v47:
// CPU
module CPU(clk, rst, memoryData, memoryAddress, dataOut, readSignal, writeSignal, AC);
Settings: LEC_CHECK=0, CAP_MARGIN=20, CORE_MARGIN=2, CORE_UTILIZATION=72, CTS_CLUSTER_DIAMETER=347, CTS_CLUSTER_SIZE=32, PLACE_DENSITY=0.6, SLEW_MARGIN=20; clock period 28.8 ns.
run.sh (not shown) runs the stock make flow with config.mk's settings and CLKGATE_MAP_FILE=.
Every stage of v47 finished as expected; the final checks, on the other hand, flagged setup timing, which means the layout fails.
For v49, these inputs were changed with respect to v47:
- setting ABC_AREA to 1 for the first time
- changing CTS_CLUSTER_SIZE from 32 to 96
- changing CORE_UTILIZATION from 72 to 62
- removing CTS_CLUSTER_DIAMETER (formerly 347)
- changing the clock period (ns, I/O delays scaled along) from 28.8 to 23.0
## What came out
v49: it failed during global routing, and the tool reported GRT-0232. Post-synthesis cell area ended up about 0.75% lower on v49 than on v47. Higher compound-cell area share of the yosys netlist goes to v47 over v49. v49 vs. v47: xor/xnor share of the synthesized area went down by 1.9 points. v47 has lower post-CTS repair timing setup buffer count than v49. Of v49 and v47, the run reporting the lower area after detailed placement was v47. Compared to v47, v49 has mux share of post-synthesis cell area 4.6 points lower.
--- input diff v49..v17 ---
- PLACE_DENSITY removed (was 0.6)
- CTS_CLUSTER_SIZE removed (was 96)
- CORE_UTILIZATION changed from 62 to 59
- ABC_AREA removed (was 1)
- the clock period (ns, I/O delays scaled along) changed from 23.0 to 21.5
## What came out
Relative to v49, floorplan die height has increased by about 3% in v17.
Taking v49 as the reference, in v17 number of distinct standard cells referenced by the synthesized netlist now sits higher; register share after synthesis now sits at about the same level.
v17 failed in global routing with ODB-0269.
In the metrics for v49 and v17, the one carrying the lower area fraction in full adders, half adders and majority gates is v17.
What v17 reported for total setup buffers inserted after CTS has to be multiplied by 1.13 to get the figure for v49.

========
job 5472:
The RTL this note starts from:
==> flow/design.v <==
module CPU(clk, rst, memoryData, memoryAddress, dataOut, readSignal, writeSignal, AC);
input clk;
input rst;  
input [15:0] memoryData;
reg [3:0] state;
reg [5:0] PC;
reg [10:0] MAR;
reg signed [15:0] MBR;
reg [3:0] opcode;
reg M;
reg [15:0] IR;
reg zeroFlag, overflowFlag, carryFlag, negativeFlag;
output reg readSignal;
output reg writeSignal;
output reg signed [15:0] AC;
output reg [15:0] dataOut; 
output reg [10:0] memoryAddress;
reg signed [15:0] result;
parameter Load = 4'd1, Store = 4'd2, Add = 4'd3, Sub = 4'd4, Mul = 4'd5, Div = 4'd6 , Branch = 4'd7, BRZ = 4'd8;
always @ (posedge clk) begin
	if (rst) begin
	PC <= 0;
	state = 0;
	AC <= 0;
	dataOut <= 0;
	memoryAddress <= 0;
	zeroFlag = 0;
	overflowFlag = 0;
	carryFlag = 0;
	negativeFlag = 0;
	readSignal = 1;
	writeSignal = 0;
	end
	else
	case (state)
		0: begin  
			MAR <= PC;
			state = 1;
		end
		1: begin  
			writeSignal = 0;
			readSignal = 1;
			memoryAddress <= MAR;
			PC <= PC + 1;
			state = 2;
		end
		2:state = 3;  
		3: begin
			MBR <= memoryData;
			state = 4;
		end
		4: begin
			IR <= MBR;
			state = 5;
		end
		5: begin  
			opcode <= IR[15:12];
			M <= IR[11];
			MAR <= IR[10:0];
			state = 6;
		end
		6: begin
				if (opcode == Branch) begin  
					PC <= MAR; 
					state = 0;
				end
				else if (opcode == BRZ) begin  
					if(zeroFlag == 1 && M == 1) begin
						PC <= MAR;
						state = 0;
					end
					else begin
						state = 0;
					end
				end
				else begin
					state = 7;
				end
		end
		7: begin
			if (opcode == Store) begin
				memoryAddress <= MAR;
			end
			state = 8;
		end
		8: begin
			if (opcode == Store) begin  
				writeSignal = 1;
				readSignal = 0;
				dataOut <= AC;
				state = 0;
			end
			else begin
				state = 9;
			end
		end
		9: begin
			writeSignal = 0;
			readSignal = 1;
			if(M == 1) begin
				memoryAddress <= MAR;
			end
			state = 10;
			end
		10: begin
			state = 11;
		end
		11: begin
			if (M == 1) begin
				MBR <= memoryData;
			end
			else if (M == 0) begin
				MBR <= $signed(IR[10:0]);
			end
			state = 12;
		end
		12: begin  
			if (opcode == Load) begin  
				AC <= MBR;
				state = 0;
			end
			else if (opcode != Add && opcode != Sub && opcode != Mul && opcode != Div) begin  
				state = 0;
			end
			else begin
				case(opcode)
				Add :  
					begin
					{carryFlag, result} = AC + MBR;
					zeroFlag = (result==0)? 1:0;
					if(AC[15]==MBR[15]) begin
					  if(MBR[15]==result[15])begin
					  overflowFlag = 0;
					  end
					  else begin
					  overflowFlag = 1;
					  end
					end
					else begin
					overflowFlag = 0;
					end						
					negativeFlag =(result[15]==1)? 1:0;	
					end
				Sub :  
					begin
					{carryFlag, result} = AC - MBR;
					zeroFlag = (result==0)? 1:0;
					if(AC[15]==MBR[15]) begin
					  if(MBR[15]==result[15])begin
					  overflowFlag = 0;
					  end
					  else begin
					  overflowFlag = 1;
					  end
					end
					else begin
					overflowFlag = 0;
					end
					negativeFlag =(result[15]==1)? 1:0;
					end
				Mul :  
					begin
					result = AC * MBR;
					zeroFlag = (result==0)? 1:0;
					if(result > 16'h0FFF || result < 16'hF000) begin
					overflowFlag = 1;
					end
					else begin
						overflowFlag = 0;
					end
					negativeFlag =(result[15]==1)? 1:0;
					end	
				Div :  
					begin
					if (MBR == 0) result = 0;  
					else result = AC / MBR;
					zeroFlag = (result==0)? 1:0;
					negativeFlag =(result[15]==1)? 1:0;
					end						
			endcase  
			AC <= result;
			state = 0;
			end
		end
	endcase
end
endmodule
clock: 28.8 ns
lec_check: 0
abc_area: 1
cap_margin: 20
core_margin: 2
core_utilization: 66
max_routing_layer: met4
place_density: 0.6
setup_slack_margin: 3.28
slew_margin: 20
Job 5472: aborted in global routing (5_1_grt) (tool error)
Edits applied to the flow inputs when going from job 5472 to job 4219:
==> flow/config.mk <==
export PLATFORM = sky130hd
export DESIGN_NAME = CPU
export DESIGN_NICKNAME = CPU
export VERILOG_FILES = /design/flow/design.v
export SDC_FILE = /design/flow/constraint.sdc
export NUM_CORES = 4
export LEC_CHECK = 0
export CAP_MARGIN = 20
export CORE_MARGIN = 2
export CORE_UTILIZATION = 40
export PLACE_DENSITY = 0.6
export SLEW_MARGIN = 20
==> flow/constraint.sdc <==
create_clock -name core_clock -period 42.0 [get_ports {clk}]
set_input_delay 8.4000 -clock core_clock [delete_from_list [all_inputs] [get_ports {clk}]]
set_output_delay 8.4000 -clock core_clock [all_outputs]
set_load 0.01 [all_outputs]
==> results <==
Job 4219 reached the end of the flow, and the finished layout is clean on the timing, design-rule and antenna checks. Job 5472 -> job 4219: clock sink count delta 0, exact match. Job 5472 fits on a die that is smaller than the die of job 4219. Total standard cell area after synthesis: job 4219 higher than job 5472. Against job 5472, job 4219 comes in 467 lower on post-synthesis instance total.
What job 9692 does differently from job 4219 at the input level:
diff --git a/flow/config.mk b/flow/config.mk
--- a/flow/config.mk
+++ b/flow/config.mk
@@ -6,7 +6,11 @@
 export NUM_CORES = 4
 export LEC_CHECK = 0
+export ABC_AREA = 1
 export CAP_MARGIN = 20
 export CORE_MARGIN = 2
-export CORE_UTILIZATION = 40
-export PLACE_DENSITY = 0.6
+export CORE_UTILIZATION = 70
+export CTS_CLUSTER_DIAMETER = 188
+export CTS_CLUSTER_SIZE = 46
+export PLACE_DENSITY = 0.37
 export SLEW_MARGIN = 20
+export TNS_END_PERCENT = 15
Findings:
- In the tables for job 9692 and job 4219, fraction of the cycle the final worst path needs reads lower with job 9692.
- Job 9692 against job 4219: critical path arrival lost 2760 ps, total power lost 1.2%, adder-cell share of the synthesized area picked up an extra 0.18 points.
- Job 9692 ends up with lower yosys-reported design area after synthesis than job 4219 does.
- Job 9692 vs job 4219: routed length on met1 down by more than 10%
- Run comparison: job 4219 timing startpoint of the critical path MBR[3]; job 9692 timing startpoint of the critical path AC[0]
- Cmp job 9692 and job 4219 / area growth from synthesis to final layout / lower: job 9692
- Diff job 4219 -> job 9692: met1 usage now sits higher; cell total after placement now sits higher.

========
== oak ==
Starts from the design.v that is shown in full above.
export LEC_CHECK = 0
export ABC_AREA = 1
export CAP_MARGIN = 20
export CORE_MARGIN = 2
export CORE_UTILIZATION = 72
export PLACE_DENSITY = 0.6
export SETUP_SLACK_MARGIN = 2.47
export SLEW_MARGIN = 20
create_clock -name core_clock -period 28.8 [get_ports {clk}]
Tool error GRT-0232 stopped oak during 5_1_grt; no final results.
Edits applied to the flow inputs when going from oak to pine:
# oak
export LEC_CHECK = 0
export ABC_AREA = 1
export CAP_MARGIN = 20
export CORE_MARGIN = 2
export CORE_UTILIZATION = 72
export PLACE_DENSITY = 0.6
export SETUP_SLACK_MARGIN = 2.47
export SLEW_MARGIN = 20
create_clock -name core_clock -period 28.8 [get_ports {clk}]
# pine
export LEC_CHECK = 0
export ABC_AREA = 1
export CAP_MARGIN = 20
export CORE_MARGIN = 2
export CORE_UTILIZATION = 65
export CTS_CLUSTER_SIZE = 72
export PLACE_DENSITY = 0.6
export SETUP_SLACK_MARGIN = 2.51
export SLEW_MARGIN = 20
create_clock -name core_clock -period 28.8 [get_ports {clk}]
==> results <==
5_1_grt: pine exited with error. Compared pine vs oak, and total placed cells including tap cells is up in pine. In the tables for pine and oak, number of rows created at floorplan reads lower with oak. For the core utilization before placement, pine came in 7.1 points lower than oak did. Taking oak as the reference, in pine placer congestion estimate increased about 2.7%, number of instances resized during post-cts repair decreased 88. Between pine and oak, the height of the chip is higher for pine. In pine the die area turned out 2900 sq um higher than in oak.
For birch, these inputs were changed with respect to pine:
# pine
export LEC_CHECK = 0
export ABC_AREA = 1
export CAP_MARGIN = 20
export CORE_MARGIN = 2
export CORE_UTILIZATION = 65
export CTS_CLUSTER_SIZE = 72
export PLACE_DENSITY = 0.6
export SETUP_SLACK_MARGIN = 2.51
export SLEW_MARGIN = 20
create_clock -name core_clock -period 28.8 [get_ports {clk}]
# birch
export LEC_CHECK = 0
export CAP_MARGIN = 20
export CORE_MARGIN = 2
export CORE_UTILIZATION = 40
export PLACE_DENSITY = 0.6
export SLEW_MARGIN = 20
create_clock -name core_clock -period 38.3 [get_ports {clk}]
Findings:
The compound-gate portion of the synthesized area in birch sits 6.7 points above the value recorded for pine. birch vs pine: area fraction in mux cells up in birch. Looking at share of synthesized cell area in and, or, nand and nor gates, birch sits 6.7 points lower than pine does. birch reached the end of the flow, and the finished layout is clean on the timing, design-rule and antenna checks. The sequential-to-total area share from yosys stat was comparable across birch and pine. Going from pine to birch, the chip area estimate from yosys synthesis was found to have gone up by 0.76%. Diff pine -> birch: post-synthesis adder-cell area fraction lost 0.18 points, total half-perimeter wirelength after legalization and detailed placement picked up an extra 8.0%, die size picked up an extra about 60%, post-synthesis cell count from yosys lost 467.
Changes in maple relative to birch:
# birch
export LEC_CHECK = 0
export CAP_MARGIN = 20
export CORE_MARGIN = 2
export CORE_UTILIZATION = 40
export PLACE_DENSITY = 0.6
export SLEW_MARGIN = 20
create_clock -name core_clock -period 38.3 [get_ports {clk}]
# maple
export LEC_CHECK = 0
export CAP_MARGIN = 20
export CORE_ASPECT_RATIO = 0.74
export CORE_MARGIN = 2
export CORE_UTILIZATION = 40
export GPL_TIMING_DRIVEN = 1
export PLACE_DENSITY = 0.6
export SLEW_MARGIN = 15
create_clock -name core_clock -period 42.0 [get_ports {clk}]
Results
maple: no failed stages, no open violations at the end. Per the comparison of maple with birch, setup slack after layout rose 0.79 ns, routed wire length rose 1100 microns, global-route met2 utilization fell 6.6 points. On number of nets at the end of the flow, maple and birch are basically level. maple reports a higher final critical path time including I/O delays and setup than birch does. In maple relative to birch, mean routed wirelength per cell had gone up slightly.
Setup changes, maple to cedar
# maple
export LEC_CHECK = 0
export CAP_MARGIN = 20
export CORE_ASPECT_RATIO = 0.74
export CORE_MARGIN = 2
export CORE_UTILIZATION = 40
export GPL_TIMING_DRIVEN = 1
export PLACE_DENSITY = 0.6
export SLEW_MARGIN = 15
create_clock -name core_clock -period 42.0 [get_ports {clk}]
# cedar
export LEC_CHECK = 0
export ABC_AREA = 0
export CAP_MARGIN = 0
export CELL_PAD_IN_SITES_DETAIL_PLACEMENT = 0
export CELL_PAD_IN_SITES_GLOBAL_PLACEMENT = 3
export CORE_ASPECT_RATIO = 1.32
export CORE_MARGIN = 2
export CORE_UTILIZATION = 40
export CTS_CLUSTER_DIAMETER = 328
export CTS_CLUSTER_SIZE = 34
export GPL_ROUTABILITY_DRIVEN = 0
export GPL_TIMING_DRIVEN = 1
export MIN_ROUTING_LAYER = met1
export PLACE_DENSITY_LB_ADDON = 0.16
export SLEW_MARGIN = 20
export TNS_END_PERCENT = 95
create_clock -name core_clock -period 42.0 [get_ports {clk}]
## What came out
Share of total power consumed by net switching: cedar < maple
cedar vs. maple: minimum clock period went down by 1.02 ns.
Highest metal layer with signal wires: met5 -> maple, met4 -> cedar
Side by side, cell count turned out lower in cedar than in maple.
| final design area excluding fillers | maple vs cedar | ≈ equal |
cedar leaves more setup margin than maple.
Power figures rest on the tool's default switching activity, not on a simulated workload.
